==> design.v <==
`timescale 10ns / 1ns
`timescale 10ns / 1ns
module riscv_cpu(
	input  rst,
	input  clk,
	output reg [31:0] PC,
	output Inst_Req_Valid,
	input Inst_Req_Ack,
	input  [31:0] Instruction,
	input Inst_Valid,
	output Inst_Ack,
	output [31:0] Address,
	output MemWrite,
	output [31:0] Write_data,
	output [3:0] Write_strb,
	output MemRead,
	input Mem_Req_Ack,
	input  [31:0] Read_data,
	input Read_data_Valid,
	output Read_data_Ack
);
reg [31:0] IR ;
reg [31:0] MDR;
reg [31:0] PC_reg;
reg [31:0] ALU_reg;
reg [31:0] RF_reg1;
reg [31:0] RF_reg2;
wire RegWrite_Valid;
wire MemRead_Valid ;
wire MemWrite_Valid;
wire [31:0] ALUResult;
wire        zero     ;
wire [31:0] PCset   ;
wire [31:0] PCadd4  ;
wire [31:0] PCoffset;
wire [31:0] signextend_out;
wire [31:0] zeroextend_out;
wire [31:0] shiftleft2_out;
wire [31:0]sext;
wire [31:0]sext_b;
wire [31:0]sext_u;
wire [9:0]ALUOp;
wire [2:0]ALUSrcA;
wire [2:0]ALUSrcB;
wire [3:0]RegSrc;
wire [1:0]Branch;
wire      Reg_Write;   
wire      RegWrite;
wire      BranchPerf;
wire [7:0]MemSrc;
wire      DataRead; 
wire      PCWrite;
wire      IRWrite;
wire      PCSrc;
wire [4 :0] RF_waddr ;
wire [4 :0] RF_raddr1;
wire [4 :0] RF_raddr2;
wire        RF_wen   ;
wire [31:0] RF_wdata ;
wire [31:0] RF_rdata1;
wire [31:0] RF_rdata2;
wire [31:0] ALU_data1;
wire [31:0] ALU_data2;
wire [31:0] MemOutput;
wire [31:0] RegOutput;
wire IR_wen;
assign IR_wen = ~DataRead & IRWrite;
always @(posedge clk) 
begin
    IR <= IR_wen ? Instruction : IR;
end
always @(posedge clk) 
begin
    MDR <= DataRead ? Read_data : MDR;
end
always @(posedge clk) 
begin
    ALU_reg <= ALUResult;
end
always @(posedge clk) 
begin
    RF_reg1 <= RF_rdata1;
end
always @(posedge clk) 
begin
    RF_reg2 <= RF_rdata2;
end
always @(posedge clk) 
begin
    if(rst)
        PC_reg <= PC_reg;
    else
        PC_reg <= PC;
end
always@(posedge clk) 
begin
    if(rst)
         PC <= 32'd0;
    else                  
        PC <= (PCWrite | BranchPerf) ? PCset : PC;           
end
assign BranchPerf = (Branch[0] & zero) | (Branch[1] &~zero);
assign PCset = PCSrc ? ALUResult : ALU_reg; 
control Control(
    clk,
    rst,
    Inst_Req_Ack,
    IR,
    Inst_Valid,
    Mem_Req_Ack,
    Read_data_Valid,
    sext,
    sext_b,
    sext_u,    
    ALUOp,
    ALUSrcA,
    ALUSrcB,
    RegSrc,
    Branch,
    RegWrite,   
    MemSrc,
    Inst_Req_Valid,  
    Inst_Ack,
    MemRead,
    MemWrite, 
    Read_data_Ack,
    DataRead, 
    PCWrite,
    IRWrite,
    PCSrc
);
assign RF_waddr  = IR[11: 7];
assign RF_raddr1 = IR[19:15];
assign RF_raddr2 = IR[24:20];
assign RF_wen    = RegWrite ;
reg_file Reg_file(
    clk,
    rst,
    RF_waddr,
    RF_raddr1,
    RF_raddr2,
    RF_wen,
    RF_wdata,
    RF_rdata1,
    RF_rdata2
);
assign ALU_data1  = (ALUSrcA == 2'b01) ? PC      :
                    (ALUSrcA == 2'b10) ? PC-4    :
                                         RF_reg1 ; 
assign ALU_data2  = (ALUSrcB == 2'b01) ? sext     : 
                    (ALUSrcB == 2'b10) ? sext_b   :
                    (ALUSrcB == 2'b11) ? 32'd4    :
                                         RF_reg2;
alu ALU(
    ALU_data1,
    ALU_data2,
    ALUOp,
    zero,
    ALUResult
);
mem_operation MemOperation(
    MemSrc,
    MDR,
    RF_reg2,
    ALU_reg[1:0],
    MemOutput,
    RegOutput,
    Write_strb
);
assign Address    = {ALU_reg[31:2], 2'b00};
assign Write_data = RegOutput;
assign RF_wdata = RegSrc[0] ? MemOutput:
                  RegSrc[1] ? sext_u:
                  RegSrc[2] ? PC_reg:
                  RegSrc[3] ? ALU_reg:                 
                              ALU_reg;
endmodule
`timescale 10ns / 1ns
module control(
    input clk,
    input rst,
    input  Inst_Req_Ack,
    input  [31:0]inst,
    input  Inst_Valid,
    input  Mem_Req_Ack,
    input  Read_data_Valid,
    output [31:0]sext,
    output [31:0]sext_b,
    output [31:0]sext_u,        
    output [9:0]alu_op,
    output [2:0]alu_src_a,
    output [2:0]alu_src_b,
    output [3:0]reg_src,
    output [1:0]branch,
    output      reg_write,   
    output [7:0]mem_src,
    output Inst_Req_Valid,  
    output Inst_Ack,
    output MemRead,
    output MemWrite, 
    output Read_data_Ack,
    output data_read, 
    output pc_write,
    output ir_write,
    output pc_src
);
wire  [6:0]inst_6_0  ;
wire  [2:0]inst_14_12;
wire  [6:0]inst_31_25;
assign inst_6_0   = inst[6 : 0];
assign inst_14_12 = inst[14:12];
assign inst_31_25 = inst[31:25];
wire type_j;
wire type_r;
wire type_s;
wire type_b;
wire type_i;
wire type_u;
wire type_l;
wire type_ical ;
assign type_j = (inst_6_0==7'b1101111);
assign type_r = (inst_6_0==7'b0110011);
assign type_s = (inst_6_0==7'b0100011);
assign type_b = (inst_6_0==7'b1100011);
assign type_i =  type_l   | type_ical | inst_jalr;
assign type_u  =  inst_lui | inst_auipc;
assign type_ical = (inst_6_0==7'b0010011);
assign type_l    = (inst_6_0==7'b0000011);
wire inst_lui  ;
wire inst_auipc;
wire inst_jal  ;
wire inst_jalr ;
wire inst_beq  ;
wire inst_bne  ;
wire inst_blt  ;
wire inst_bge  ;
wire inst_bltu ;
wire inst_bgeu ;
wire inst_lb   ;
wire inst_lh   ;
wire inst_lw   ;
wire inst_lbu  ;
wire inst_lhu  ;
wire inst_sb   ;
wire inst_sh   ;
wire inst_sw   ;
wire inst_addi ;
wire inst_slti ;
wire inst_sltiu;
wire inst_xori ;
wire inst_ori  ;
wire inst_andi ;
wire inst_slli ;
wire inst_srli ;
wire inst_srai ;
wire inst_add  ;
wire inst_sub  ;
wire inst_sll  ;
wire inst_slt  ;
wire inst_sltu ;
wire inst_xor  ;
wire inst_srl  ;
wire inst_sra  ;
wire inst_or   ;
wire inst_and  ;
assign inst_lui   = (inst_6_0==7'b0110111  );
assign inst_auipc = (inst_6_0==7'b0010111);
assign inst_jal   = (type_j);
assign inst_jalr  = (inst_6_0==7'b1100111 & inst_14_12==3'b000 );
assign inst_beq   = (type_b & inst_14_12==3'b000  );
assign inst_bne   = (type_b & inst_14_12==3'b001  );
assign inst_blt   = (type_b & inst_14_12==3'b100  );
assign inst_bge   = (type_b & inst_14_12==3'b101  );
assign inst_bltu  = (type_b & inst_14_12==3'b110 );
assign inst_bgeu  = (type_b & inst_14_12==3'b111 );
assign inst_lb    = (type_l & inst_14_12==3'b000   );
assign inst_lh    = (type_l & inst_14_12==3'b001   );
assign inst_lw    = (type_l & inst_14_12==3'b010   );
assign inst_lbu   = (type_l & inst_14_12==3'b100  );
assign inst_lhu   = (type_l & inst_14_12==3'b101  );
assign inst_sb    = (type_s & inst_14_12==3'b000   );
assign inst_sh    = (type_s & inst_14_12==3'b001   );
assign inst_sw    = (type_s & inst_14_12==3'b010   );
assign inst_addi  = (type_ical & inst_14_12==3'b000 );
assign inst_slti  = (type_ical & inst_14_12==3'b010 );
assign inst_sltiu = (type_ical & inst_14_12==3'b011);
assign inst_xori  = (type_ical & inst_14_12==3'b100 );
assign inst_ori   = (type_ical & inst_14_12==3'b110  );
assign inst_andi  = (type_ical & inst_14_12==3'b111 );
assign inst_slli  = (type_ical & inst_14_12==3'b001 & inst_31_25==7'b0000000);
assign inst_srli  = (type_ical & inst_14_12==3'b101 & inst_31_25==7'b0000000);
assign inst_srai  = (type_ical & inst_14_12==3'b101 & inst_31_25==7'b0100000);
assign inst_add   = (type_r & inst_14_12==3'b000  & inst_31_25==7'b0000000);
assign inst_sub   = (type_r & inst_14_12==3'b000  & inst_31_25==7'b0100000);
assign inst_sll   = (type_r & inst_14_12==3'b001  & inst_31_25==7'b0000000);
assign inst_slt   = (type_r & inst_14_12==3'b010  & inst_31_25==7'b0000000);
assign inst_sltu  = (type_r & inst_14_12==3'b011 & inst_31_25==7'b0000000);
assign inst_xor   = (type_r & inst_14_12==3'b100  & inst_31_25==7'b0000000);
assign inst_srl   = (type_r & inst_14_12==3'b101  & inst_31_25==7'b0000000);
assign inst_sra   = (type_r & inst_14_12==3'b101  & inst_31_25==7'b0100000);
assign inst_or    = (type_r & inst_14_12==3'b110   & inst_31_25==7'b0000000);
assign inst_and   = (type_r & inst_14_12==3'b111  & inst_31_25==7'b0000000);
wire [9:0]alu_op_tmp     ;
wire [2:0]alu_src_a_tmp  ;
wire [2:0]alu_src_b_tmp  ;
wire [3:0]reg_src_tmp    ;
wire [1:0]branch_tmp     ;
wire      reg_write_tmp  ;    
wire [7:0]mem_src_tmp    ;
assign alu_op_tmp[0] = type_l     | type_s    | inst_jalr  |
                       inst_addi  | inst_add  | inst_jal   |
                       inst_auipc ;
assign alu_op_tmp[1] = inst_beq   | inst_bne  | inst_sub   ;
assign alu_op_tmp[2] = inst_blt   | inst_bge  | inst_slti  |
                       inst_slt   ;
assign alu_op_tmp[3] = inst_bltu  | inst_bgeu | inst_sltiu |
                       inst_sltu  ;
assign alu_op_tmp[4] = inst_andi  | inst_and  ;
assign alu_op_tmp[5] = inst_or    | inst_ori  ;
assign alu_op_tmp[6] = inst_xor   | inst_xori ;
assign alu_op_tmp[7] = inst_sll   | inst_slli ;
assign alu_op_tmp[8] = inst_srl   | inst_srli ;
assign alu_op_tmp[9] = inst_sra   | inst_srai ; 
assign alu_src_a_tmp = (inst_auipc | type_j) ? 2'b10: 2'b00;   
assign alu_src_b_tmp = (type_i | type_s | type_j | inst_auipc) ? 2'b01: 2'b00; 
assign branch_tmp[0] = inst_beq   | inst_bge  | inst_bgeu ;
assign branch_tmp[1] = inst_bne   | inst_blt  | inst_bltu ;
assign mem_src_tmp[0] = inst_lw   ;
assign mem_src_tmp[1] = inst_lb   ;
assign mem_src_tmp[2] = inst_lbu  ;
assign mem_src_tmp[3] = inst_lh   ;
assign mem_src_tmp[4] = inst_lhu  ;
assign mem_src_tmp[5] = inst_sw   ;
assign mem_src_tmp[6] = inst_sb   ;
assign mem_src_tmp[7] = inst_sh   ;
assign reg_write_tmp  = type_u | type_r | type_j | type_ical | inst_jalr | type_l;
assign reg_src_tmp[0] = type_l   ;
assign reg_src_tmp[1] = inst_lui ;
assign reg_src_tmp[2] = inst_jalr| type_j;
assign reg_src_tmp[3] = 1'b0;
wire [31:0]imm_i;
wire [31:0]imm_s;
wire [31:0]imm_b;
wire [31:0]imm_u;
wire [31:0]imm_j;
assign imm_i  = {{21{inst[31]}}, inst[30:20]};
assign imm_s  = {{21{inst[31]}}, inst[30:25], inst[11:7]};
assign imm_b  = {{20{inst[31]}}, inst[7], inst[30:25], inst[11:8], 1'b0};
assign imm_u  = {inst[31:12], 12'b0};
assign imm_j  = {{12{inst[31]}}, inst[19:12], inst[20], inst[30:21], 1'b0};
assign sext = ({32{type_i}} & {imm_i})
            | ({32{type_s}} & {imm_s})
            | ({32{type_b}} & {imm_b})
            | ({32{type_u}} & {imm_u})
            | ({32{type_j}} & {imm_j});
assign sext_b = imm_b;
assign sext_u = imm_u;
reg [3:0]current_state;
wire [3:0]next_state;
wire [ 3:0] IF_next;
wire [ 3:0] IW_next;
wire [ 3:0] ID_next;
wire [ 3:0] EX_next;  
wire [ 3:0] LD_next;
wire [ 3:0] RW_next;
wire [ 3:0] ST_next;
wire [ 3:0] WB_next;
assign IF_next    = (Inst_Req_Ack) ? 4'b0001: 4'b0000; 
assign IW_next    = (Inst_Valid)   ? 4'b0010: 4'b0001;  
assign ID_next    = 4'b0011;
assign EX_next    = (type_l) ? 4'b0110:
                    (type_s) ? 4'b0101:
                    (type_b) ? 4'b0000:
                               4'b0100;                                             
assign LD_next    = (Mem_Req_Ack)     ? 4'b0111: 4'b0110 ;
assign RW_next    = (Read_data_Valid) ? 4'b0100 : 4'b0111;
assign ST_next    = (Mem_Req_Ack)     ? 4'b0000 : 4'b0101 ;
assign WB_next    = 4'b0000;
assign next_state = (current_state == 4'b0000)  ? IF_next :
                    (current_state == 4'b0001)  ? IW_next :
                    (current_state == 4'b0010)  ? ID_next :
                    (current_state == 4'b0011)  ? EX_next :
                    (current_state == 4'b0110)  ? LD_next :
                    (current_state == 4'b0111) ? RW_next :
                    (current_state == 4'b0101)  ? ST_next :
                    (current_state == 4'b0100)  ? WB_next :
                                            4'b0000;
always@(posedge clk) begin     
    current_state <= (rst) ? 4'b1000 : next_state;
end
assign Inst_Req_Valid = (current_state == 4'b0000);    
assign Inst_Ack       = (current_state == 4'b0001 || current_state == 4'b1000);  
assign MemRead        = (current_state == 4'b0110);
assign MemWrite       = (current_state == 4'b0101);      
assign Read_data_Ack  = (current_state == 4'b0111);
assign alu_op    = (current_state == 4'b0000 || current_state == 4'b0010) ? 10'b0000000001:   
                   alu_op_tmp   ;
assign alu_src_a = (current_state == 4'b0000) ? 2'b01:
                   (current_state == 4'b0010) ? 2'b10:  
                   alu_src_a_tmp; 
assign alu_src_b = (current_state == 4'b0000) ? 2'b11:
                   (current_state == 4'b0010) ? 2'b10:
                   alu_src_b_tmp;
assign reg_src   = (current_state == 4'b0100) ? reg_src_tmp : 3'b0001;
assign branch    = (current_state == 4'b0000 || current_state == 4'b0001 || current_state == 4'b0010 || current_state == 4'b1000) ? 2'b0 : branch_tmp ;
assign mem_src   = (current_state == 4'b0000 || current_state == 4'b0001 || current_state == 4'b0010 || current_state == 4'b1000) ? 8'b0 : mem_src_tmp;
assign reg_write = (current_state == 4'b0100) ? reg_write_tmp : 1'b0;
assign data_read = (current_state == 4'b0111 && Read_data_Ack && Read_data_Valid);  
assign pc_write  = (current_state == 4'b0000 && Inst_Req_Ack  && Inst_Req_Valid || current_state == 4'b0011 && (type_j || inst_jalr));
assign ir_write  = (current_state == 4'b0001 && Inst_Valid && Inst_Ack);     
assign pc_src    = (current_state == 4'b0000 || current_state == 4'b0011 && (type_j || inst_jalr));
endmodule
`timescale 10ns / 1ns
module alu(
    input [32 - 1:0] A,
    input [32 - 1:0] B,
    input [9:0] alu_op,
    output Zero,
    output [32 - 1:0] Result
);
wire alu_add ;    
wire alu_sub ;    
wire alu_slt ;    
wire alu_sltu;    
wire alu_and ;    
wire alu_or  ;    
wire alu_xor ;    
wire alu_sll ;    
wire alu_srl ;    
wire alu_sra ;    
assign alu_add  = alu_op[0];
assign alu_sub  = alu_op[1];
assign alu_slt  = alu_op[2];
assign alu_sltu = alu_op[3];
assign alu_and  = alu_op[4];
assign alu_or   = alu_op[5];
assign alu_xor  = alu_op[6];
assign alu_sll  = alu_op[7];
assign alu_srl  = alu_op[8];
assign alu_sra  = alu_op[9];
wire [31:0] add_sub_result; 
wire [31:0] slt_result; 
wire [31:0] sltu_result;
wire [31:0] and_result;
wire [31:0] or_result;
wire [31:0] xor_result;
wire [31:0] sll_result; 
wire [31:0] srl_result; 
wire [31:0] sra_result; 
wire [31:0] adder_a     ;
wire [31:0] adder_b     ;
wire [33:0] adder_result;
wire        adder_cin   ;
assign adder_a      = A;
assign adder_b      = (alu_sub | alu_slt) ? ~B : B;
assign adder_cin    = (alu_sub | alu_slt);
assign adder_result = {adder_a,adder_cin} + {adder_b,adder_cin};
assign add_sub_result = adder_result[32:1];
assign slt_result[31:1] = 31'b0;
assign slt_result[0]    = (A[31]  & ~B[31])
                        | ((A[31] ~^ B[31]) & adder_result[32]);
assign sltu_result[31:1] = 31'b0;
assign sltu_result[0]    = (A < B);                        
assign and_result = A & B;
assign or_result  = A | B;
assign xor_result = A ^ B;
assign sll_result = A << B[4:0];
assign sra_result = {{31{A[31]}}, 1'b0} << ~(B[4:0]) | A >> B[4:0];
assign srl_result = A >> B[4:0];
assign Zero     = ({Result} == 32'b0);
assign Result     = ({32{alu_add | alu_sub}} & add_sub_result)
                  | ({32{alu_slt          }} & slt_result    )
                  | ({32{alu_sltu         }} & sltu_result   )
                  | ({32{alu_and          }} & and_result    )
                  | ({32{alu_or           }} & or_result     )
                  | ({32{alu_xor          }} & xor_result    )
                  | ({32{alu_sll          }} & sll_result    )
                  | ({32{alu_sra          }} & sra_result    )
                  | ({32{alu_srl          }} & srl_result    );                                    
endmodule
`timescale 10ns / 1ns
module mem_operation(
    input  [7 :0]control_code,
    input  [31:0]mem_input,
    input  [31:0]reg_input,
    input  [1 :0]ea,    
    output [31:0]mem_output,
    output [31:0]reg_output,
    output [3 :0]write_strb
);
wire [31:0] lw_result ;
wire [31:0] lb_result ;
wire [31:0] lbu_result;
wire [31:0] lh_result ;
wire [31:0] lhu_result;
assign lw_result  = mem_input;
assign lb_result  = ({32{ea==2'b00}} & {{24{mem_input[ 7]}},mem_input[7 : 0]})
                  | ({32{ea==2'b01}} & {{24{mem_input[15]}},mem_input[15: 8]})
                  | ({32{ea==2'b10}} & {{24{mem_input[23]}},mem_input[23:16]})
                  | ({32{ea==2'b11}} & {{24{mem_input[31]}},mem_input[31:24]});
assign lbu_result = ({32{ea==2'b00}} & {{24'd0},mem_input[7 : 0]})
                  | ({32{ea==2'b01}} & {{24'd0},mem_input[15: 8]})
                  | ({32{ea==2'b10}} & {{24'd0},mem_input[23:16]})
                  | ({32{ea==2'b11}} & {{24'd0},mem_input[31:24]});
assign lh_result  = ({32{ea[1]==1'b0}} & {{16{mem_input[15]}},mem_input[15: 0]})               
                  | ({32{ea[1]==1'b1}} & {{16{mem_input[31]}},mem_input[31:16]});
assign lhu_result = ({32{ea[1]==1'b0}} & {{16'd0},mem_input[15: 0]})
                  | ({32{ea[1]==1'b1}} & {{16'd0},mem_input[31:16]});
assign mem_output = ({32{control_code[0]}} & lw_result )
                  | ({32{control_code[1]}} & lb_result )
                  | ({32{control_code[2]}} & lbu_result)
                  | ({32{control_code[3]}} & lh_result )
                  | ({32{control_code[4]}} & lhu_result); 
wire [3:0] sw_strb ;
wire [3:0] sb_strb ;
wire [3:0] sh_strb ;
assign sw_strb  = 4'b1111;
assign sb_strb  = ({4{ea==2'b00}} & 4'b0001)
                | ({4{ea==2'b01}} & 4'b0010)
                | ({4{ea==2'b10}} & 4'b0100)
                | ({4{ea==2'b11}} & 4'b1000);
assign sh_strb  = ({4{ea[1]==1'b0}} & 4'b0011)
                | ({4{ea[1]==1'b1}} & 4'b1100);
assign write_strb = ({4{control_code[5]}} & sw_strb )
                  | ({4{control_code[6]}} & sb_strb )
                  | ({4{control_code[7]}} & sh_strb );
wire [31:0] sw_result ;
wire [31:0] sb_result ;
wire [31:0] sh_result ;
assign sw_result  = reg_input;
assign sb_result  = ({32{ea[1:0]==2'b00}} & {24'd0,reg_input[ 7: 0]      })
                  | ({32{ea[1:0]==2'b01}} & {16'd0,reg_input[ 7: 0], 8'd0})
                  | ({32{ea[1:0]==2'b10}} & { 8'd0,reg_input[ 7: 0],16'd0})
                  | ({32{ea[1:0]==2'b11}} & {      reg_input[ 7: 0],24'd0});
assign sh_result  = ({32{ea[1]==1'b0 }} & {16'd0,reg_input[15: 0]})
                  | ({32{ea[1]==1'b1 }} & {reg_input[15: 0],16'd0});
assign reg_output = ({32{control_code[5]}} & sw_result )
                  | ({32{control_code[6]}} & sb_result )
                  | ({32{control_code[7]}} & sh_result );
endmodule
`timescale 10 ns / 1 ns
module reg_file(
	input clk,
	input rst,
	input [5 - 1:0] waddr,
	input [5 - 1:0] raddr1,
	input [5 - 1:0] raddr2,
	input wen,
	input [32 - 1:0] wdata,
	output [32 - 1:0] rdata1,
	output [32 - 1:0] rdata2
);
	reg [32-1:0] rf[32 - 1:0];
	assign rdata1=rf[raddr1];
	assign rdata2=rf[raddr2];
	always@(posedge clk)
	begin
	  	if(rst)
	  	begin
	  		rf[0]<=0;
			rf[1]<=0;
	  		rf[2]<=0;
			rf[3]<=0;
	  		rf[4]<=0;
			rf[5]<=0;
	  		rf[6]<=0;
			rf[7]<=0;
	  		rf[8]<=0;
			rf[9]<=0;
	  		rf[10]<=0;
			rf[11]<=0;
	  		rf[12]<=0;
			rf[13]<=0;
	  		rf[14]<=0;
			rf[15]<=0;
	  		rf[16]<=0;
			rf[17]<=0;
	  		rf[18]<=0;
			rf[19]<=0;
	  		rf[20]<=0;
			rf[21]<=0;
	  		rf[22]<=0;
			rf[23]<=0;
	  		rf[24]<=0;
			rf[25]<=0;
	  		rf[26]<=0;
			rf[27]<=0;
	  		rf[28]<=0;
			rf[29]<=0;
	  		rf[30]<=0;
			rf[31]<=0;															
		end
		else 
		begin
			if(wen==1&&waddr!=0)
			begin
				rf[waddr]<=wdata;
			end
		end
	end
endmodule
==> run.sh <==
#!/bin/bash
# the make line also repeats each setting of config.mk as NAME=value (left out here)
make -C /OpenROAD-flow-scripts/flow DESIGN_CONFIG=/design/flow/config.mk WORK_HOME=/design/flow/orfs CLKGATE_MAP_FILE= finish
==> config.mk <==
export PLATFORM = sky130hd
export DESIGN_NAME = riscv_cpu
export DESIGN_NICKNAME = riscv_cpu
export VERILOG_FILES = /design/flow/design.v
export SDC_FILE = /design/flow/constraint.sdc
export NUM_CORES = 4
export LEC_CHECK = 0
export ABC_AREA = 1
export CAP_MARGIN = 20
export CORE_ASPECT_RATIO = 1.1
export CORE_MARGIN = 2
export CORE_UTILIZATION = 72
export CTS_CLUSTER_DIAMETER = 394
export CTS_CLUSTER_SIZE = 98
export PLACE_DENSITY = 0.36
export SLEW_MARGIN = 20
export TNS_END_PERCENT = 100
==> constraint.sdc <==
create_clock -name core_clock -period 2.84 [get_ports {clk}]
set_input_delay 0.5680 -clock core_clock [delete_from_list [all_inputs] [get_ports {clk}]]
set_output_delay 0.5680 -clock core_clock [all_outputs]
set_load 0.01 [all_outputs]
==> results of run 1 <==
==> what timing repair did <==
| item | 4_1_cts |
|---|---|
| resized | 197 |
| gates cloned | 4 |
| setup buffers | 28 |
| pin swaps | 25 |
| endpoints found under the setup margin | 2024 |
==> through the flow <==
step	hold slack [ns]	setup slack, ns	instance area (µm²)
after CTS	0.284	-1.87	88700
after detailed placement	0.493	-2.14	87300
after global placement	0.474	-1.92	87300
after floorplan	0.447	-1.42	75000
==> routing by layer <==
metal	GRT usage	overflow
met1	0.726	0
met2	0.886	7
met3	0.509	1
met4	0.635	14
met5	0.221	0
==> Slide: Implementation Results, run 1 <==
Flow Results at a Glance

Logic synthesis
  • Synth Seq Share: 0.488
  • Synthesized registers: 1257
  • Aoi share: 0.186
  • Avg Inst Size Synth: 7.99 µm²
  • EDFF count, synth: 1120
  • Count leader, synth: nor2_1
  • Yosys Warn Count: 3
  • Post-synthesis adder-cell area fraction: 0.0216
  • Chip area line of the yosys report: 74600 µm²
  • Cells after Synth: 9329
  • Main logic family after synthesis: simple AND/OR/NAND/NOR gates
  • Cell area after synthesis: 74600 µm²
  • Most common reg cell: edfxtp_1
  • Top-area cell type share of the netlist area: 0.451
  • FFs w/ async S/R, synth: 0
  • Yosys top cell by area: edfxtp_1
  • Yosys cell count: 9329
  • Area fraction in mux cells: 0.000671
  • Ranking of synthesized cells by area: edfxtp_1 (45%), nor2_1 (10%), o21ai_0 (8.1%), nand2_1 (6.6%), o221ai_1 (4.6%)
  • Simple-gate portion of the synthesized area: 0.215
  • Commonest cells in the netlist: nor2_1 (2028), nand2_1 (1307), o21ai_0 (1203)
  • Yosys xor share: 0.00470
  • Synth cell types: 63

CTS
  • Sink Count: 1257
  • CTS H-tree lvls: 1
  • Hold buffers post-CTS: 0
  • TritonCTS Buffers: 16
  • CTS root buffer: clkbuf_16
  • CTS Buffer Depth: 3

Placed design
  • Port bufs: 172
  • Global placement routability congestion: 1.34
  • Dpl cells: 11400
  • HPWL Detailed: 242 mm

Floorplan
  • Width of the chip: 311 µm
  • Fp util: 0.728
  • Row cnt: 123
  • Core area: 102000 µm²
  • Die ar.: 106000 µm²
  • IO Count: 175
  • Die height: 342 µm

GRT
  • Total grt overflow: 22
  • GRT Total Usage: 0.697

Run status
  • Run status: did not finish
  • Run Error: [ERROR GRT-0116] Global routing finished with congestion. Check the congestion regions in the DRC Viewer.
  • Failed at: global routing (5_1_grt)
==> inputs of run 2 (changes only) <==
- CAP_MARGIN: 20 -> 30
- CORE_ASPECT_RATIO: 1.1 -> not set
- CORE_MARGIN: 2 -> 10
- CORE_UTILIZATION: 72 -> 40
- CTS_CLUSTER_DIAMETER: 394 -> not set
- CTS_CLUSTER_SIZE: 98 -> 14
- PLACE_DENSITY: 0.36 -> not set
- PLACE_DENSITY_LB_ADDON: not set -> 0.01
- TNS_END_PERCENT: 100 -> 70
- clock period: 2.84 -> 8.5 ns (I/O delays scaled with it)
==> Slide: Implementation Results, run 2 <==
Implementation Results

Worst hold path
  • Path category of the worst min-delay check: reg2reg
  • Hold Path Depth: 2
  • WHS Endpoint: Control.current_state[5]$_DFF_P_
  • Min-delay src: Control.current_state[5]$_DFF_P_

Run status
  • Run status: finished clean

CTS
  • TritonCTS Buffers: 151 (+135)
  • Hold buffers post-CTS: 0 (unchanged)
  • Post-CTS setup repair buffer count: 0 (-100%)
  • CTS H-tree lvls: 4 (+3)
  • Sink Count: 1257 (unchanged)
  • CTS tree: yes
  • CTS resizes: 0 (-100%)
  • Worst skew pair latency: 0.83 ns
  • Clk slew on worst S/H paths: 0.06 ns
  • CTS Buffer Depth: 3 (unchanged)
  • CTS root buffer: clkbuf_16

GRT
  • Initial antenna violation count: 28
  • GRT Total Usage: 0.367
  • First-pass GRT wire length: 540 mm
  • Largest net degree at the start of global routing: 141
  • Vias in the first global route: 67500
  • Total grt overflow: 0

Critical path
  • R2R setup slack: 1.55 ns
  • Crit. Startpoint: Control.current_state[1]$_DFF_P_
  • Crit path depth: 11
  • Crit path capture type: output port
  • Crit path required time: 6.80 ns
  • RR Endpoint: PC[21]$_SDFFE_PP0P_
  • CP Max Fanout: 21
  • Crit path kind: reg2out
  • CP startpoint kind: flip-flop
  • Capture point of the worst path: Write_data[18]
  • Crit path cell chain: buf_4 > nor2_4 > inv_2 > nor2_1 > inv_1 > nor2_1 > nand3_1 > nand2_1 > inv_1 > o21ai_0 > clkdlybuf4s50_1
  • Max incr delay on CP: 0.88 ns
  • R2R cell count: 27
  • Arr. time, crit path: 5.38 ns
  • Crit path buffers/inverters: 5
  • Worst path slowest cell: o21ai_0
  • Reg-to-Reg Start: Control.current_state[1]$_DFF_P_
  • Crit path max-delay family: simple AND/OR/NAND/NOR gates

Pwr
  • Clock share of power: 0.413
  • Clock network power: 6490 µW
  • Sw power: 4480 µW
  • Sequential power share: 0.454
  • Top power group: sequential cells
  • Gate power share: 0.133
  • Cell Pwr Density: 186 nW/µm²
  • Maximum vdd drop: 0.000168 V
  • P_leak: 0.0340 µW
  • Pint: 11200 µW
  • Power in combinational cells: 2090 µW
  • Switching Share: 0.285
  • Seq pwr: 7120 µW
  • Total chip power: 15700 µW

Logic synthesis
  • Cell area after synthesis: 74600 µm² (unchanged)
  • Simple-gate portion of the synthesized area: 0.215 (unchanged)
  • FFs w/ async S/R, synth: 0 (unchanged)
  • Chip area line of the yosys report: 74600 µm² (unchanged)
  • Yosys cell count: 9329 (unchanged)
  • Top-area cell type share of the netlist area: 0.451 (unchanged)
  • Yosys Warn Count: 3 (unchanged)
  • Cells after Synth: 9329 (unchanged)
  • Yosys xor share: 0.00470 (unchanged)
  • Yosys top cell by area: edfxtp_1
  • Synth cell types: 63 (unchanged)
  • Avg Inst Size Synth: 7.99 µm² (unchanged)
  • Ranking of synthesized cells by area: edfxtp_1 (45%), nor2_1 (10%), o21ai_0 (8.1%), nand2_1 (6.6%), o221ai_1 (4.6%)
  • Synth Seq Share: 0.488 (unchanged)
  • Aoi share: 0.186 (unchanged)
  • Main logic family after synthesis: simple AND/OR/NAND/NOR gates
  • Count leader, synth: nor2_1
  • Most common reg cell: edfxtp_1
  • Post-synthesis adder-cell area fraction: 0.0216 (unchanged)
  • Synthesized registers: 1257 (unchanged)
  • Commonest cells in the netlist: nor2_1 (2028), nand2_1 (1307), o21ai_0 (1203)
  • EDFF count, synth: 1120 (unchanged)
  • Area fraction in mux cells: 0.000671 (unchanged)

Finish
  • Layout fillers: 18300
  • Syn-to-layout area delta: 12.8%
  • Logic area: 32500 µm²
  • Register area: 36400 µm²
  • Utilization after layout: 0.454
  • Fin nets: 9425

Route
  • Met2 Routed Length: 169 mm
  • M1 WL: 154 mm
  • WL met3: 40.9 mm
  • Total number of vias: 73800
  • Routed Wire Length: 392 mm
  • Iter 0 DRT Violations: 10800
  • Number of routed nets with antenna violations: 0
  • Max layer used: met5
  • DR WL/cell: 33.2 µm
  • Residual DRC: 0
  • DRT Pass-1 Iters: 9
  • DR vias/cell: 6.24

Floorplan
  • Width of the chip: 452 µm (+45%)
  • Fp util: 0.402 (-0.325)
  • Die ar.: 204000 µm² (+92%)
  • Core area: 185000 µm² (+81%)
  • IO Count: 175 (unchanged)
  • Row cnt: 158 (+28%)
  • Die height: 452 µm (+32%)

Timing
  • Final Critical Period: 7.08 ns
  • Final Skew: 0.0430 ns
  • Max Fclk: 0.141 GHz
  • Fraction of the cycle the final worst path needs: 0.833
  • Final hold vios: 0
  • Setup tns final: 0 ns
  • Final setup viols: 0
  • Final setup margin: 1.42 ns
  • Slew @ Worst Pin: 1.13 ns
  • Slew headroom: 0.247
  • Max-slew violation count: 0
  • RSZ-0062 raised after global routing: false

Run
  • Tool warnings: 110
  • Max-cap viol count: 0

Placed design
  • HPWL Detailed: 267 mm (+11%)
  • Global placement routability congestion: 1.12 (-16%)
  • Port bufs: 172 (unchanged)
  • Setup WS pre-CTS: 1.76 ns (+3.91 ns)
## run 2: cell type report
cell class              count  area share
inverters                 854      0.0387
well taps                2480      0.0369
diodes                      5    0.000149
clock inverters            62     0.00651
multi-input cells        6501       0.386
clock buffers             207      0.0506
flip-flops and latches   1257       0.432
repair buffers            461      0.0486
## run 2: per-stage QoR
step | std cells | hold WS (ns) | cell area, µm²
floorplan | 9362 | 0.445 | 74700
global placement | 11500 | 0.471 | 79100
detailed placement | 11500 | 0.476 | 79300
CTS | 11800 | 0.484 | 84100
global route | 11800 | 0.522 | 84100
finish | 11800 | 0.491 | 84100
## run 2: routing by layer
layer	vias to the layer above	GRT usage
met2	4982	0.554
met1	36000	0.486
met3	930	0.0761
met5	-	0
met4	24	0.216
li1	31800	-
==> inputs of run 3 (changes only) <==
- ABC_AREA: 1 -> not set
- CAP_MARGIN: 30 -> 40
- CELL_PAD_IN_SITES_DETAIL_PLACEMENT: not set -> 0
- CORE_MARGIN: 10 -> 2
- CORE_UTILIZATION: 40 -> 65
- CTS_CLUSTER_SIZE: 14 -> not set
- MIN_ROUTING_LAYER: not set -> met1
- PLACE_DENSITY_LB_ADDON: 0.01 -> 0.04
- SETUP_SLACK_MARGIN: not set -> -0.44
- clock period: 8.5 -> 5.8 ns (I/O delays scaled with it)
==> Slide: Implementation Results, run 3 <==
Flow Results at a Glance

Run status
  • Run status: did not finish
  • Failed at: global routing (5_1_grt)
  • Run Error: [ERROR GRT-0116] Global routing finished with congestion. Check the congestion regions in the DRC Viewer.

Logic synthesis
  • Yosys cell count: 5784 (-38%)
  • Yosys top cell by area: edfxtp_1
  • Count leader, synth: nor2_1
  • EDFF count, synth: 1120 (unchanged)
  • Cells after Synth: 5784 (-38%)
  • Most common reg cell: edfxtp_1
  • Chip area line of the yosys report: 72200 µm² (-3.2%)
  • Main logic family after synthesis: multiplexers
  • Synthesized registers: 1257 (unchanged)
  • Ranking of synthesized cells by area: edfxtp_1 (47%), mux4_2 (20%), nor2_1 (6.3%), dfxtp_1 (3.8%), ha_1 (2.2%)
  • Yosys Warn Count: 3 (unchanged)
  • Post-synthesis adder-cell area fraction: 0.0224 (+0.000725)
  • Simple-gate portion of the synthesized area: 0.121 (-0.0949)
  • Yosys xor share: 0.00825 (+0.00356)
  • Commonest cells in the netlist: nor2_1 (1205), edfxtp_1 (1120), mux4_2 (642)
  • Avg Inst Size Synth: 12.5 µm² (+56%)
  • Area fraction in mux cells: 0.225 (+0.225)
  • Top-area cell type share of the netlist area: 0.466 (+0.0151)
  • Synth cell types: 108 (+71%)
  • Synth Seq Share: 0.504 (+0.0163)
  • Aoi share: 0.0785 (-0.107)
  • Cell area after synthesis: 72200 µm² (-3.2%)
  • FFs w/ async S/R, synth: 0 (unchanged)

CTS
  • CTS root buffer: clkbuf_16
  • TritonCTS Buffers: 120 (-21%)
  • CTS H-tree lvls: 3 (-1)
  • Sink Count: 1257 (unchanged)
  • CTS Buffer Depth: 3 (unchanged)

Placed design
  • Setup WS pre-CTS: -1.06 ns (-2.83 ns)
  • Global placement routability congestion: 1.15 (+2.8%)
  • Port bufs: 172 (unchanged)
  • HPWL Detailed: 239 mm (-10%)
  • Area after DPL: 82000 µm² (+3.4%)

GRT
  • GRT Total Usage: 0.793
  • Total grt overflow: 21

Floorplan
  • Width of the chip: 337 µm (-25%)
  • IO Count: 175 (unchanged)
  • Die height: 337 µm (-25%)
  • Fp util: 0.654 (+0.252)
  • Die ar.: 114000 µm² (-44%)
  • Core area: 110000 µm² (-40%)
  • Row cnt: 122 (-23%)
run 3: through the flow:
step / util / instances
2_1_floorplan: - / 5817
3_3_place_gp: 0.737 / 7846
3_5_place_dp: 0.743 / 7878
4_1_cts: 0.785 / 8133
run 3: what timing repair did:
| item | in CTS |
|---|---|
| gates resized | 113 |
| cloned | 1 |
| pin swaps | 67 |
| setup endpoints to repair | 32 |
| hold buffers | 0 |
| buffers inserted | 37 |
run 3: routing by layer:
layer,overflow,track usage
met5,1,0.429
met2,6,0.916
met4,13,0.788
met1,1,0.800
met3,0,0.672
==> inputs of run 4 (changes only) <==
- ABC_AREA: not set -> 1
- CAP_MARGIN: 40 -> 30
- CELL_PAD_IN_SITES_DETAIL_PLACEMENT: 0 -> not set
- CELL_PAD_IN_SITES_GLOBAL_PLACEMENT: not set -> 3
- CORE_ASPECT_RATIO: not set -> 0.84
- CORE_MARGIN: 2 -> 8
- CORE_UTILIZATION: 65 -> 40
- CTS_CLUSTER_SIZE: not set -> 18
- MIN_ROUTING_LAYER: met1 -> not set
- PLACE_DENSITY_LB_ADDON: 0.04 -> 0.01
- SETUP_SLACK_MARGIN: -0.44 -> not set
- SLEW_MARGIN: 20 -> 35
- clock period: 5.8 -> 7.92 ns (I/O delays scaled with it)
==> Slide: Implementation Results, run 4 <==
Implementation Results

Run status
  • Run status: finished clean

Route
  • Number of routed nets with antenna violations: 0
  • Routed Wire Length: 407 mm
  • DR vias/cell: 6.30
  • DRT Pass-1 Iters: 7
  • DR WL/cell: 34.4 µm
  • Residual DRC: 0
  • Iter 0 DRT Violations: 13100
  • Total number of vias: 74600

Critical path
  • Capture point of the worst path: PC[16]$_SDFFE_PP0P_
  • Crit. Startpoint: IR[3]$_DFFE_PP_
  • Crit path buffers/inverters: 4
  • CP Max Fanout: 64
  • Reg-to-Reg Start: IR[3]$_DFFE_PP_
  • Crit path capture type: flip-flop
  • Crit path kind: reg2reg
  • R2R setup slack: 0.40 ns
  • Crit path max-delay family: AND-OR/OR-AND gates
  • Crit path required time: 8.67 ns
  • RR Endpoint: PC[16]$_SDFFE_PP0P_
  • R2R cell count: 33
  • Crit-path most repeated cell: nand2_1
  • Arr. time, crit path: 8.27 ns
  • CP startpoint kind: flip-flop
  • Worst path slowest cell: a21oi_1
  • Crit path depth: 33
  • Max incr delay on CP: 0.92 ns

Timing
  • Fin Hold WS: 0.493 ns
  • Final setup viols: 0
  • Final Critical Period: 7.52 ns
  • Slew headroom: 0.223
  • Final hold vios: 0
  • Setup tns final: 0 ns
  • Fraction of the cycle the final worst path needs: 0.949
  • Max Fclk: 0.133 GHz
  • Max-slew violation count: 0
  • Final Skew: 0.0475 ns
  • Slew @ Worst Pin: 1.16 ns
  • RSZ-0062 raised after global routing: false

Pwr
  • Switching Share: 0.296
  • P_leak: 0.0340 µW
  • Clock network power: 6900 µW
  • Top power group: sequential cells
  • Seq pwr: 7670 µW
  • Maximum vdd drop: 0.000213 V
  • Total chip power: 16900 µW
  • Sequential power share: 0.453
  • Sw power: 5010 µW
  • Cell Pwr Density: 201 nW/µm²
  • Clock share of power: 0.408
  • Pint: 11900 µW
  • Gate power share: 0.139
  • Power in combinational cells: 2350 µW

Logic synthesis
  • Cells after Synth: 9329 (+61%)
  • Main logic family after synthesis: simple AND/OR/NAND/NOR gates
  • Simple-gate portion of the synthesized area: 0.215 (+0.0949)
  • Yosys Warn Count: 3 (unchanged)
  • Most common reg cell: edfxtp_1
  • Synthesized registers: 1257 (unchanged)
  • Synth Seq Share: 0.488 (-0.0163)
  • FFs w/ async S/R, synth: 0 (unchanged)
  • Yosys xor share: 0.00470 (-0.00356)
  • Aoi share: 0.186 (+0.107)
  • EDFF count, synth: 1120 (unchanged)
  • Avg Inst Size Synth: 7.99 µm² (-36%)
  • Yosys cell count: 9329 (+61%)
  • Area fraction in mux cells: 0.000671 (-0.225)
  • Top-area cell type share of the netlist area: 0.451 (-0.0151)
  • Synth cell types: 63 (-42%)
  • Post-synthesis adder-cell area fraction: 0.0216 (-0.000725)
  • Yosys top cell by area: edfxtp_1
  • Chip area line of the yosys report: 74600 µm² (+3.4%)
  • Commonest cells in the netlist: nor2_1 (2028), nand2_1 (1307), o21ai_0 (1203)
  • Ranking of synthesized cells by area: edfxtp_1 (45%), nor2_1 (10%), o21ai_0 (8.1%), nand2_1 (6.6%), o221ai_1 (4.6%)
  • Cell area after synthesis: 74600 µm² (+3.4%)
  • Count leader, synth: nor2_1

CTS
  • CTS tree: yes
  • Hold buffers post-CTS: 0 (unchanged)
  • TritonCTS Buffers: 145 (+21%)
  • CTS root buffer: clkbuf_16
  • Worst skew pair latency: 0.83 ns
  • Post-CTS setup repair buffer count: 0 (-100%)
  • CTS Buffer Depth: 3 (unchanged)
  • Sink Count: 1257 (unchanged)
  • Clk slew on worst S/H paths: 0.06 ns
  • CTS resizes: 0 (-100%)
  • CTS H-tree lvls: 4 (+1)

Placed design
  • Global placement routability congestion: 1.05 (-8.7%)
  • HPWL Detailed: 281 mm (+17%)
  • Port bufs: 172 (unchanged)
  • Area after DPL: 79400 µm² (-3.1%)

Finish
  • Layout fillers: 18300
  • Utilization after layout: 0.454
  • Design area: 84200 µm²
  • Syn-to-layout area delta: 12.9%
  • Fin nets: 9416

GRT
  • Initial antenna violation count: 24
  • Vias in the first global route: 66700
  • Largest net degree at the start of global routing: 159
  • First-pass GRT wire length: 552 mm
  • GRT Total Usage: 0.388
  • Total grt overflow: 0

Floorplan
  • Die height: 412 µm (+22%)
  • IO Count: 175 (unchanged)
  • Width of the chip: 487 µm (+44%)
  • Core area: 186000 µm² (+68%)
  • Row cnt: 145 (+19%)
  • Fp util: 0.402 (-0.252)
  • Die ar.: 201000 µm² (+76%)

Worst hold path
  • Path category of the worst min-delay check: reg2reg
  • WHS Endpoint: Control.current_state[5]$_DFF_P_
  • Min-delay src: Control.current_state[5]$_DFF_P_
  • Hold Path Depth: 2

Run
  • Tool warnings: 107
  • Max-cap viol count: 0
## run 4: cell type report
type | instances | area, µm² | area share
antenna | 8 | 20.0 | 0.000238
timing repair buffer | 458 | 4080 | 0.0484
multi-input combinational | 6501 | 32600 | 0.388
tap | 2499 | 3130 | 0.0371
clock inverter | 80 | 802 | 0.00952
sequential | 1257 | 36400 | 0.432
inverter | 854 | 3270 | 0.0388
clock buffer | 187 | 3920 | 0.0465
## run 4: metrics by stage
step	std cells	worst slack, ns
after detailed placement	11600	0.690
after global routing	11800	0.118
after global placement	11600	0.553
final	11800	0.404
after CTS	11800	0.664
after floorplan	9362	3.08
## run 4: layer usage
layer  GRT usage  part of all wire
met2       0.543              0.40
met4       0.140             0.045
met5           0           0.00031
met1       0.556              0.41
met3       0.127              0.14
==> inputs of run 5 (changes only) <==
- ABC_AREA: 1 -> not set
- CAP_MARGIN: 30 -> 20
- CELL_PAD_IN_SITES_GLOBAL_PLACEMENT: 3 -> 1
- CORE_MARGIN: 8 -> 2
- CORE_UTILIZATION: 40 -> 53
- CTS_CLUSTER_SIZE: 18 -> 100
- PLACE_DENSITY: not set -> 0.49
- PLACE_DENSITY_LB_ADDON: 0.01 -> not set
- SETUP_SLACK_MARGIN: not set -> -0.26
- TNS_END_PERCENT: 70 -> 100
- clock period: 7.92 -> 12.0 ns (I/O delays scaled with it)
==> Slide: Implementation Results, run 5 <==
Implementation Results

Critical path
  • Crit path buffers/inverters: 1 (-3)
  • Crit path cell chain: nor3_1 > o211a_1 > a211o_1 > o211ai_1 > and2_1 > clkinv_1 > xnor2_1 > ha_1 > nand2_1 > o21ai_0 > a21o_1 > a21o_1 > a41oi_1 > o21ai_0 > xor2_1 > a211oi_1 > o211ai_1 > nor4_1 > nand4_1 > nor4_4 > a221oi_2 > or2_4 > nor2_4 > a31o_2
  • Crit path required time: 12.75 ns (+4.08 ns)
  • Crit path max-delay family: AND-OR/OR-AND gates
  • Capture point of the worst path: PC[4]$_SDFFE_PP0P_
  • Crit path capture type: flip-flop
  • R2R setup slack: 2.44 ns (+2.04 ns)
  • Reg-to-Reg Start: IR[13]$_DFFE_PP_
  • Crit path kind: reg2reg
  • CP Max Fanout: 24 (-63%)
  • R2R cell count: 24 (-27%)
  • Worst path slowest cell: a211oi_1
  • Crit. Startpoint: IR[13]$_DFFE_PP_
  • Max incr delay on CP: 0.82 ns (-0.10 ns)
  • Arr. time, crit path: 10.30 ns (+2.03 ns)
  • Crit path depth: 24 (-27%)
  • CP startpoint kind: flip-flop
  • RR Endpoint: PC[4]$_SDFFE_PP0P_

CTS
  • TritonCTS Buffers: 132 (-9.0%)
  • CTS H-tree lvls: 4 (unchanged)
  • Worst skew pair latency: 0.81 ns (-0.02 ns)
  • CTS resizes: 0 (unchanged)
  • Clk slew on worst S/H paths: 0.06 ns (about the same)
  • Hold buffers post-CTS: 0 (unchanged)
  • Sink Count: 1257 (unchanged)
  • CTS tree: yes
  • CTS root buffer: clkbuf_16
  • Post-CTS setup repair buffer count: 0 (unchanged)
  • CTS Buffer Depth: 3 (unchanged)

Placed design
  • Port bufs: 172 (unchanged)
  • Global placement routability congestion: 1.09 (+3.8%)
  • HPWL Detailed: 205 mm (-27%)
  • Dpl cells: 7445 (-36%)
  • Area after DPL: 76200 µm² (-4.1%)

Logic synthesis
  • Main logic family after synthesis: multiplexers
  • Synth cell types: 108 (+71%)
  • Post-synthesis adder-cell area fraction: 0.0224 (+0.000725)
  • Yosys cell count: 5784 (-38%)
  • Yosys Warn Count: 3 (unchanged)
  • Simple-gate portion of the synthesized area: 0.121 (-0.0949)
  • Count leader, synth: nor2_1
  • Aoi share: 0.0785 (-0.107)
  • Synth Seq Share: 0.504 (+0.0163)
  • Chip area line of the yosys report: 72200 µm² (-3.2%)
  • Cells after Synth: 5784 (-38%)
  • Yosys xor share: 0.00825 (+0.00356)
  • Most common reg cell: edfxtp_1
  • Avg Inst Size Synth: 12.5 µm² (+56%)
  • Top-area cell type share of the netlist area: 0.466 (+0.0151)
  • Area fraction in mux cells: 0.225 (+0.225)
  • FFs w/ async S/R, synth: 0 (unchanged)
  • Cell area after synthesis: 72200 µm² (-3.2%)
  • Synthesized registers: 1257 (unchanged)
  • Ranking of synthesized cells by area: edfxtp_1 (47%), mux4_2 (20%), nor2_1 (6.3%), dfxtp_1 (3.8%), ha_1 (2.2%)
  • Yosys top cell by area: edfxtp_1
  • Commonest cells in the netlist: nor2_1 (1205), edfxtp_1 (1120), mux4_2 (642)
  • EDFF count, synth: 1120 (unchanged)

Worst hold path
  • Path category of the worst min-delay check: reg2reg
  • Min-delay src: Control.current_state[8]$_DFF_P_
  • Hold Path Depth: 2 (unchanged)
  • WHS Endpoint: Control.current_state[8]$_DFF_P_

Pwr
  • Switching Share: 0.293 (-0.00271)
  • Power in combinational cells: 1870 µW (-20%)
  • Sequential power share: 0.456 (+0.003)
  • Clock share of power: 0.377 (-0.031)
  • Gate power share: 0.167 (+0.028)
  • P_leak: 0.0277 µW (-18%)
  • Clock network power: 4210 µW (-39%)
  • Sw power: 3280 µW (-35%)
  • Cell Pwr Density: 138 nW/µm² (-31%)
  • Top power group: sequential cells
  • Pint: 7880 µW (-34%)
  • Maximum vdd drop: 0.000151 V (-29%)
  • Seq pwr: 5080 µW (-34%)

Floorplan
  • Die ar.: 139000 µm² (-31%)
  • Die height: 342 µm (-17%)
  • Core area: 136000 µm² (-27%)
  • IO Count: 175 (unchanged)
  • Row cnt: 124 (-14%)
  • Width of the chip: 407 µm (-17%)
  • Fp util: 0.532 (+0.130)

Timing
  • Slew @ Worst Pin: 1.23 ns (+0.0661 ns)
  • RSZ-0062 raised after global routing: false
  • Max Fclk: 0.105 GHz (-21%)
  • Final Critical Period: 9.56 ns (+2.04 ns)
  • Fraction of the cycle the final worst path needs: 0.796 (-0.153)
  • Max-slew violation count: 0 (unchanged)
  • Final hold vios: 0 (unchanged)
  • Slew headroom: 0.174 (-0.0491)
  • Final Skew: 0.0415 ns (-0.00597 ns)
  • Final setup viols: 0 (unchanged)
  • Setup tns final: 0 ns (unchanged)

Route
  • Routed Wire Length: 304 mm (-25%)
  • DR vias/cell: 7.24 (+15%)
  • DR WL/cell: 39.5 µm (+15%)
  • DRT Pass-1 Iters: 10 (+3)
  • Residual DRC: 0 (unchanged)
  • Total number of vias: 55700 (-25%)
  • Number of routed nets with antenna violations: 0 (unchanged)
  • Iter 0 DRT Violations: 9710 (-26%)

Finish
  • Utilization after layout: 0.595 (+0.142)
  • Fin nets: 5956 (-37%)
  • Syn-to-layout area delta: 11.9%
  • Design area: 80700 µm² (-4.1%)
  • Non-Filler Instances: 7691 (-35%)

Run
  • Tool warnings: 100 (-6.5%)
  • Max-cap viol count: 0 (unchanged)

GRT
  • GRT Total Usage: 0.438 (+0.0500)
  • Initial antenna violation count: 14 (-42%)
  • Largest net degree at the start of global routing: 126 (-21%)
  • Vias in the first global route: 53500 (-20%)
  • First-pass GRT wire length: 420 mm (-24%)
  • Total grt overflow: 0 (unchanged)

Run status
  • Run status: finished clean
-- run 5: metrics by stage --
step	setup WS [ns]	total power [µW]	hold slack, ns
2_1_floorplan	5.03	6100	0.442
3_3_place_gp	2.72	6900	0.469
3_5_place_dp	2.88	6910	0.484
4_1_cts	2.84	11100	0.494
6_report	2.44	11200	0.490
5_1_grt	2.35	11400	0.517
-- run 5: layout make-up --
| class | instances | area (µm²) |
|---|---|---|
| fillers | 10800 | 54900 |
| clock inverters | 67 | 778 |
| repair buffers | 391 | 3550 |
| diodes | 1 | 2.50 |
| inverters | 142 | 537 |
| multi-input cells | 3833 | 33600 |
| clock buffers | 173 | 3620 |
| well taps | 1827 | 2290 |
| flip-flops and latches | 1257 | 36400 |
-- run 5: metal layers --
metal  part of all wire  vias up  global-route usage
li1                   -    22100                   -
met1               0.38    28100               0.634
met2               0.41     4762               0.590
met3               0.16      733               0.164
met4              0.049       24               0.186
met5            0.00083        -             0.00619
==> inputs of run 6 (changes only) <==
- CELL_PAD_IN_SITES_GLOBAL_PLACEMENT: 1 -> not set
- CORE_ASPECT_RATIO: 0.84 -> not set
- CORE_UTILIZATION: 53 -> 59
- CTS_CLUSTER_SIZE: 100 -> 60
- PLACE_DENSITY: 0.49 -> not set
- PLACE_DENSITY_LB_ADDON: not set -> 0.01
- SETUP_SLACK_MARGIN: -0.26 -> 1.49
- SLEW_MARGIN: 35 -> 20
- TNS_END_PERCENT: 100 -> not set
- clock period: 12.0 -> 5.23 ns (I/O delays scaled with it)
==> Slide: Implementation Results, run 6 <==
Flow Results at a Glance

Logic synthesis
  • Main logic family after synthesis: multiplexers
  • Chip area line of the yosys report: 72200 µm² (unchanged)
  • Most common reg cell: edfxtp_1
  • Yosys xor share: 0.00825 (unchanged)
  • EDFF count, synth: 1120 (unchanged)
  • Synth cell types: 108 (unchanged)
  • Avg Inst Size Synth: 12.5 µm² (unchanged)
  • Yosys Warn Count: 3 (unchanged)
  • Commonest cells in the netlist: nor2_1 (1205), edfxtp_1 (1120), mux4_2 (642)
  • Post-synthesis adder-cell area fraction: 0.0224 (unchanged)
  • Aoi share: 0.0785 (unchanged)
  • Cell area after synthesis: 72200 µm² (unchanged)
  • Yosys top cell by area: edfxtp_1
  • Synthesized registers: 1257 (unchanged)
  • Count leader, synth: nor2_1
  • Top-area cell type share of the netlist area: 0.466 (unchanged)
  • Cells after Synth: 5784 (unchanged)
  • Yosys cell count: 5784 (unchanged)
  • Simple-gate portion of the synthesized area: 0.121 (unchanged)
  • Area fraction in mux cells: 0.225 (unchanged)
  • FFs w/ async S/R, synth: 0 (unchanged)
  • Ranking of synthesized cells by area: edfxtp_1 (47%), mux4_2 (20%), nor2_1 (6.3%), dfxtp_1 (3.8%), ha_1 (2.2%)
  • Synth Seq Share: 0.504 (unchanged)

Floorplan
  • Core area: 122000 µm² (-10%)
  • Fp util: 0.594 (+0.0615)
  • Row cnt: 128 (+3.2%)
  • IO Count: 175 (unchanged)
  • Width of the chip: 354 µm (-13%)
  • Die height: 354 µm (+3.4%)
  • Die ar.: 125000 µm² (-10%)

CTS
  • Hold buffers post-CTS: 0 (unchanged)
  • CTS H-tree lvls: 3 (-1)
  • CTS Buffer Depth: 3 (unchanged)
  • CTS root buffer: clkbuf_16
  • TritonCTS Buffers: 119 (-9.8%)
  • Sink Count: 1257 (unchanged)

Placed design
  • Area after DPL: 83200 µm² (+9.3%)
  • HPWL Detailed: 243 mm (+18%)
  • Global placement routability congestion: 1.12 (+3.3%)
  • Port bufs: 172 (unchanged)
  • Setup WS pre-CTS: -1.60 ns (-4.47 ns)
  • Dpl cells: 8150 (+9.5%)

Run status
  • Failed at: global routing (5_1_grt)
  • Run status: did not finish
-- run 6: through the flow --
stage,util,TNS (ns),total power (µW)
after global placement,0.685,-48.92,17200
after floorplan,-,-27.64,14000
after CTS,0.737,-32.25,26700
after detailed placement,0.685,-50.35,17300
-- run 6: timing repair --
item / in CTS
endpoints found under the setup margin: 2121
setup buffers: 66
pin swaps: 146
gates resized: 399
gates cloned: 4
==> inputs of run 7 (changes only) <==
- CORE_UTILIZATION: 59 -> 64
- CTS_CLUSTER_SIZE: 60 -> 51
- PLACE_DENSITY_LB_ADDON: 0.01 -> not set
- SETUP_SLACK_MARGIN: 1.49 -> -0.34
- clock period: 5.23 -> 5.43 ns (I/O delays scaled with it)
==> Slide: Implementation Results, run 7 <==
Flow Results at a Glance

CTS
  • CTS root buffer: clkbuf_16
  • TritonCTS Buffers: 130 (+9.2%)
  • CTS H-tree lvls: 4 (+1)
  • CTS Buffer Depth: 3 (unchanged)
  • Sink Count: 1257 (unchanged)

Logic synthesis
  • Count leader, synth: nor2_1
  • Avg Inst Size Synth: 12.5 µm² (unchanged)
  • Yosys cell count: 5784 (unchanged)
  • Synth cell types: 108 (unchanged)
  • Synth Seq Share: 0.504 (unchanged)
  • Simple-gate portion of the synthesized area: 0.121 (unchanged)
  • Commonest cells in the netlist: nor2_1 (1205), edfxtp_1 (1120), mux4_2 (642)
  • Synthesized registers: 1257 (unchanged)
  • Yosys Warn Count: 3 (unchanged)
  • Top-area cell type share of the netlist area: 0.466 (unchanged)
  • Chip area line of the yosys report: 72200 µm² (unchanged)
  • Post-synthesis adder-cell area fraction: 0.0224 (unchanged)
  • Main logic family after synthesis: multiplexers
  • Most common reg cell: edfxtp_1
  • FFs w/ async S/R, synth: 0 (unchanged)
  • Yosys top cell by area: edfxtp_1
  • EDFF count, synth: 1120 (unchanged)
  • Cells after Synth: 5784 (unchanged)
  • Area fraction in mux cells: 0.225 (unchanged)
  • Aoi share: 0.0785 (unchanged)
  • Yosys xor share: 0.00825 (unchanged)
  • Cell area after synthesis: 72200 µm² (unchanged)
  • Ranking of synthesized cells by area: edfxtp_1 (47%), mux4_2 (20%), nor2_1 (6.3%), dfxtp_1 (3.8%), ha_1 (2.2%)

Run status
  • Failed at: global routing (5_1_grt)
  • Run Error: [ERROR GRT-0116] Global routing finished with congestion. Check the congestion regions in the DRC Viewer.
  • Run status: did not finish

Floorplan
  • Die ar.: 115000 µm² (-7.7%)
  • Width of the chip: 340 µm (-3.9%)
  • IO Count: 175 (unchanged)
  • Fp util: 0.643 (+0.0496)
  • Die height: 340 µm (-3.9%)
  • Core area: 112000 µm² (-7.7%)
  • Row cnt: 123 (-3.9%)

GRT
  • GRT Total Usage: 0.788
  • Total grt overflow: 6

Placed design
  • Area after DPL: 82300 µm² (-1.1%)
  • Global placement routability congestion: 1.14 (+1.2%)
  • Port bufs: 172 (unchanged)
  • HPWL Detailed: 237 mm (-2.1%)
## run 7: layer usage
layer | overflow | global-route usage
met1 | 0 | 0.784
met4 | 4 | 0.764
met3 | 0 | 0.681
met2 | 2 | 0.923
met5 | 0 | 0.414
## run 7: what timing repair did
item,CTS
setup buffers,48
resized,183
endpoints found under the setup margin,32
hold buffers,0
pin swaps,93
gates cloned,1
## run 7: through the flow
| step | total power [µW] | setup slack (ns) | TNS, ns | instances |
|---|---|---|---|---|
| global placement | 16300 | -1.39 | -42.92 | 7946 |
| floorplan | 13500 | -0.704 | -21.85 | 5817 |
| detailed placement | 16400 | -1.38 | -42.33 | 7949 |
| CTS | 26100 | -1.00 | -30.32 | 8225 |
==> inputs of run 8 (changes only) <==
- CAP_MARGIN: 20 -> 40
- CELL_PAD_IN_SITES_DETAIL_PLACEMENT: not set -> 0
- CORE_UTILIZATION: 64 -> 61
- CTS_CLUSTER_SIZE: 51 -> not set
- MIN_ROUTING_LAYER: not set -> met1
- SETUP_SLACK_MARGIN: -0.34 -> not set
- TNS_END_PERCENT: not set -> 70
- clock period: 5.43 -> 3.44 ns (I/O delays scaled with it)
==> Slide: Implementation Results, run 8 <==
Flow Results at a Glance

Run status
  • Run status: did not finish
  • Failed at: global routing (5_1_grt)

CTS
  • CTS Buffer Depth: 3 (unchanged)
  • TritonCTS Buffers: 131 (+0.77%)
  • CTS root buffer: clkbuf_16
  • CTS H-tree lvls: 4 (unchanged)
  • Sink Count: 1257 (unchanged)

Logic synthesis
  • Avg Inst Size Synth: 12.5 µm² (unchanged)
  • Synthesized registers: 1257 (unchanged)
  • Area fraction in mux cells: 0.225 (unchanged)
  • Commonest cells in the netlist: nor2_1 (1205), edfxtp_1 (1120), mux4_2 (642)
  • Count leader, synth: nor2_1
  • Post-synthesis adder-cell area fraction: 0.0224 (unchanged)
  • Yosys Warn Count: 3 (unchanged)
  • Main logic family after synthesis: multiplexers
  • Yosys xor share: 0.00825 (unchanged)
  • FFs w/ async S/R, synth: 0 (unchanged)
  • Cell area after synthesis: 72200 µm² (unchanged)
  • Chip area line of the yosys report: 72200 µm² (unchanged)
  • Synth cell types: 108 (unchanged)
  • EDFF count, synth: 1120 (unchanged)
  • Ranking of synthesized cells by area: edfxtp_1 (47%), mux4_2 (20%), nor2_1 (6.3%), dfxtp_1 (3.8%), ha_1 (2.2%)
  • Most common reg cell: edfxtp_1
  • Top-area cell type share of the netlist area: 0.466 (unchanged)
  • Yosys top cell by area: edfxtp_1
  • Synth Seq Share: 0.504 (unchanged)
  • Yosys cell count: 5784 (unchanged)
  • Simple-gate portion of the synthesized area: 0.121 (unchanged)
  • Cells after Synth: 5784 (unchanged)
  • Aoi share: 0.0785 (unchanged)

Floorplan
  • Fp util: 0.613 (-0.0304)
  • Width of the chip: 348 µm (+2.4%)
  • Core area: 118000 µm² (+5.0%)
  • Die ar.: 121000 µm² (+4.9%)
  • Row cnt: 126 (+2.4%)
  • Die height: 348 µm (+2.4%)
  • IO Count: 175 (unchanged)

Placed design
  • Port bufs: 172 (unchanged)
  • HPWL Detailed: 239 mm (+0.58%)
  • Global placement routability congestion: 1.16 (+2.4%)
==> run 8: repair_timing <==
| item | in CTS |
|---|---|
| buffers inserted | 60 |
| cloned | 2 |
| hold endpoints to repair | 0 |
| gates resized | 303 |
| setup endpoints to repair | 724 |
| hold buffers | 0 |
| pin swaps | 95 |
==> run 8: per-stage QoR <==
| stage | total power [µW] | instance area [µm²] | std cells | setup WS, ns |
|---|---|---|---|---|
| 2_1_floorplan | 21400 | 72800 | 5817 | -2.67 |
| 3_3_place_gp | 25800 | 84500 | 8126 | -3.14 |
| 3_5_place_dp | 26000 | 84600 | 8132 | -3.21 |
| 4_1_cts | 41100 | 90700 | 8428 | -2.85 |
==> inputs of run 9 (changes only) <==
- ABC_AREA: not set -> 1
- CAP_MARGIN: 40 -> 5
- CELL_PAD_IN_SITES_DETAIL_PLACEMENT: 0 -> not set
- CORE_UTILIZATION: 61 -> 72
- CTS_CLUSTER_DIAMETER: not set -> 95
- CTS_CLUSTER_SIZE: not set -> 80
- GPL_ROUTABILITY_DRIVEN: not set -> 0
- MIN_ROUTING_LAYER: met1 -> not set
- PLACE_DENSITY_LB_ADDON: not set -> 0.11
- SETUP_SLACK_MARGIN: not set -> 1.33
- TNS_END_PERCENT: 70 -> not set
- clock period: 3.44 -> 5.31 ns (I/O delays scaled with it)
==> Slide: Implementation Results, run 9 <==
Flow Results at a Glance

Run status
  • Run status: did not finish
  • Failed at: global routing (5_1_grt)
  • Run Error: [ERROR GRT-0232] Routing congestion too high. Check the congestion heatmap in the GUI.

Logic synthesis
  • Top-area cell type share of the netlist area: 0.451 (-0.0151)
  • Count leader, synth: nor2_1
  • Synthesized registers: 1257 (unchanged)
  • Most common reg cell: edfxtp_1
  • Area fraction in mux cells: 0.000671 (-0.225)
  • Ranking of synthesized cells by area: edfxtp_1 (45%), nor2_1 (10%), o21ai_0 (8.1%), nand2_1 (6.6%), o221ai_1 (4.6%)
  • Synth cell types: 63 (-42%)
  • EDFF count, synth: 1120 (unchanged)
  • Chip area line of the yosys report: 74600 µm² (+3.4%)
  • FFs w/ async S/R, synth: 0 (unchanged)
  • Cell area after synthesis: 74600 µm² (+3.4%)
  • Simple-gate portion of the synthesized area: 0.215 (+0.0949)
  • Yosys top cell by area: edfxtp_1
  • Yosys Warn Count: 3 (unchanged)
  • Main logic family after synthesis: simple AND/OR/NAND/NOR gates
  • Cells after Synth: 9329 (+61%)
  • Avg Inst Size Synth: 7.99 µm² (-36%)
  • Synth Seq Share: 0.488 (-0.0163)
  • Post-synthesis adder-cell area fraction: 0.0216 (-0.000725)
  • Yosys xor share: 0.00470 (-0.00356)
  • Commonest cells in the netlist: nor2_1 (2028), nand2_1 (1307), o21ai_0 (1203)
  • Aoi share: 0.186 (+0.107)
  • Yosys cell count: 9329 (+61%)

CTS
  • Sink Count: 1257 (unchanged)
  • CTS H-tree lvls: 2 (-2)
  • Hold buffers post-CTS: 0 (unchanged)
  • TritonCTS Buffers: 40 (-69%)
  • CTS Buffer Depth: 3 (unchanged)
  • CTS root buffer: clkbuf_16

Floorplan
  • Width of the chip: 326 µm (-6.4%)
  • Row cnt: 118 (-6.3%)
  • Die ar.: 106000 µm² (-12%)
  • Die height: 326 µm (-6.4%)
  • Core area: 103000 µm² (-12%)
  • Fp util: 0.724 (+0.111)
  • IO Count: 175 (unchanged)

Placed design
  • HPWL Detailed: 208 mm (-13%)
  • Port bufs: 172 (unchanged)

GRT
  • Total grt overflow: 119
  • GRT Total Usage: 0.707
-- run 9: what timing repair did --
action | in CTS
setup endpoints to repair | 78
resized | 210
cloned | 10
pin swaps | 72
buffers inserted | 58
-- run 9: per-layer routing --
| metal | GRT overflow | global-route usage |
|---|---|---|
| met4 | 52 | 0.590 |
| met3 | 2 | 0.577 |
| met1 | 3 | 0.750 |
| met2 | 62 | 0.849 |
| met5 | 0 | 0.331 |
-- run 9: stage by stage --
step	total power, µW	setup slack (ns)	cells	area [µm²]	hold WS (ns)
4_1_cts	19500	0.578	10700	81500	0.536
3_5_place_dp	14500	0.0882	10500	78600	0.517
3_3_place_gp	14500	0.283	10500	78600	0.494
2_1_floorplan	13300	1.05	9362	74800	0.447
No activity file was given, so power comes from the tool's default toggle rates.
